==> flow/design.v (excerpt) <==
module top (
  input  logic        clk,
  input  logic        rst_n,
  input  logic [15:0] setpoint,
  input  logic [15:0] feedback,
  input  logic [15:0] Kp,
  input  logic [15:0] Ki,
  input  logic [15:0] Kd,
  input  logic [15:0] clk_prescaler,
  output logic [15:0] control_signal
);
Size: ~2400 cells after synthesis, ~65 flip-flops, roughly 18000 µm² of cells after synthesis.
clock: 12.5 ns
lec_check: 0
abc_area: 1
cap_margin: 20
core_aspect_ratio: 1.57
core_margin: 6
core_utilization: 40
gpl_routability_driven: 0
place_density_lb_addon: 0.15
slew_margin: 20
tns_end_percent: 80
run.sh (not shown) runs the stock make flow with config.mk's settings and CLKGATE_MAP_FILE=.
The baseline produced a clean layout.
==> next run, changes <==
- CELL_PAD_IN_SITES_GLOBAL_PLACEMENT: not set -> 2
- CORE_ASPECT_RATIO: 1.57 -> not set
- CORE_MARGIN: 6 -> 2
- CTS_CLUSTER_DIAMETER: not set -> 340
- CTS_CLUSTER_SIZE: not set -> 100
- GPL_ROUTABILITY_DRIVEN: 0 -> not set
- PLACE_DENSITY_LB_ADDON: 0.15 -> 0.3
- SETUP_SLACK_MARGIN: not set -> -0.51
- TNS_END_PERCENT: 80 -> 25
Outcome:
- The changed run finished clean
- clock-buffer cell count stays the same
- via count is lower by 1.7%
- synthesized area is unchanged
- global-route usage is higher by 2.3 points
- die area is lower by 7.3%
- design area stays flat
- synthesized cell count stays the same

* * *

The RTL this note starts from:
==> flow/design.v <==
`timescale 1ns / 1ps
module pid_controller(
    input  logic        clk,
    input  logic        rst_n,
    input  logic [15:0] setpoint,
    input  logic [15:0] feedback,
    input  logic [15:0] Kp,
    input  logic [15:0] Ki,
    input  logic [15:0] Kd,
    input  logic [15:0] clk_prescaler,
    output logic [15:0] control_signal
);
    logic signed [16:0]  error_s;         
    logic signed [16:0]  prev_error_s;
    logic signed [31:0]  integral_s;      
    logic signed [31:0]  derivative_s;
    logic [15:0] clk_divider;
    logic        sampling_flag;
    logic signed [31:0] kp_mul, ki_mul;
    logic signed [31:0] kd_mul;
    logic signed [31:0] control_calc;
    always_ff @(posedge clk or negedge rst_n) begin
        if (!rst_n) begin
            clk_divider    <= 16'h0000;
            sampling_flag  <= 1'b0;
        end else if (clk_divider == clk_prescaler) begin
            clk_divider    <= 16'h0000;
            sampling_flag  <= 1'b1;
        end else begin
            clk_divider    <= clk_divider + 16'd1;
            sampling_flag  <= 1'b0;
        end
    end
    always_comb begin
        error_s = $signed({1'b0, setpoint}) - $signed({1'b0, feedback});
        kp_mul = $signed({1'b0, Kp}) * error_s;
        ki_mul = $signed({1'b0, Ki}) * error_s;
        kd_mul = $signed({1'b0, Kd}) * (error_s - prev_error_s);
        control_calc = kp_mul + integral_s + kd_mul;
    end
    always_ff @(posedge clk or negedge rst_n) begin
        if (!rst_n) begin
            prev_error_s   <= '0;
            integral_s     <= '0;
            derivative_s   <= '0;
            control_signal <= 16'h0000;
        end else if (sampling_flag) begin
            integral_s   <= integral_s + ki_mul;
            derivative_s <= kd_mul;
            control_signal <= control_calc[15:0];
            prev_error_s <= error_s;
        end
    end
endmodule
`timescale 1ns/1ps
module top (
  input  logic        clk,
  input  logic        rst_n,
  input  logic [15:0] setpoint,
  input  logic [15:0] feedback,
  input  logic [15:0] Kp,
  input  logic [15:0] Ki,
  input  logic [15:0] Kd,
  input  logic [15:0] clk_prescaler,
  output logic [15:0] control_signal
);
  pid_controller u_dut (
    .clk(clk),
    .rst_n(rst_n),
    .setpoint(setpoint),
    .feedback(feedback),
    .Kp(Kp),
    .Ki(Ki),
    .Kd(Kd),
    .clk_prescaler(clk_prescaler),
    .control_signal(control_signal)
  );
endmodule
make LEC_CHECK=0 ABC_AREA=1 CAP_MARGIN=20 CELL_PAD_IN_SITES_GLOBAL_PLACEMENT=1 CORE_ASPECT_RATIO=0.5 CORE_MARGIN=2 CORE_UTILIZATION=40 CTS_CLUSTER_DIAMETER=329 CTS_CLUSTER_SIZE=100 PLACE_DENSITY=0.78 SLEW_MARGIN=20 TNS_END_PERCENT=10 finish   # period 12.5 ns
The starting point completed without violations.
Edit:
Settings changed: ABC_AREA 1 to unset, CELL_PAD_IN_SITES_GLOBAL_PLACEMENT 1 to unset, CORE_ASPECT_RATIO 0.5 to unset, CTS_CLUSTER_DIAMETER 329 to unset, CTS_CLUSTER_SIZE 100 to unset, PLACE_DENSITY 0.78 to unset, TNS_END_PERCENT 10 to unset.
Clock period 12.5 ns to 12.2 ns, I/O delays scaled along.
Area after synthesis drops by 5.7%.
Cell area goes down by 1.5%.
Register-to-register slack loses 880 ps.
Routed wire length came out lower by 19%.
Global-route usage went down by 2.2 points.
Count of clock-buffer cells in the layout does not change.
Via count is lower by 18%.
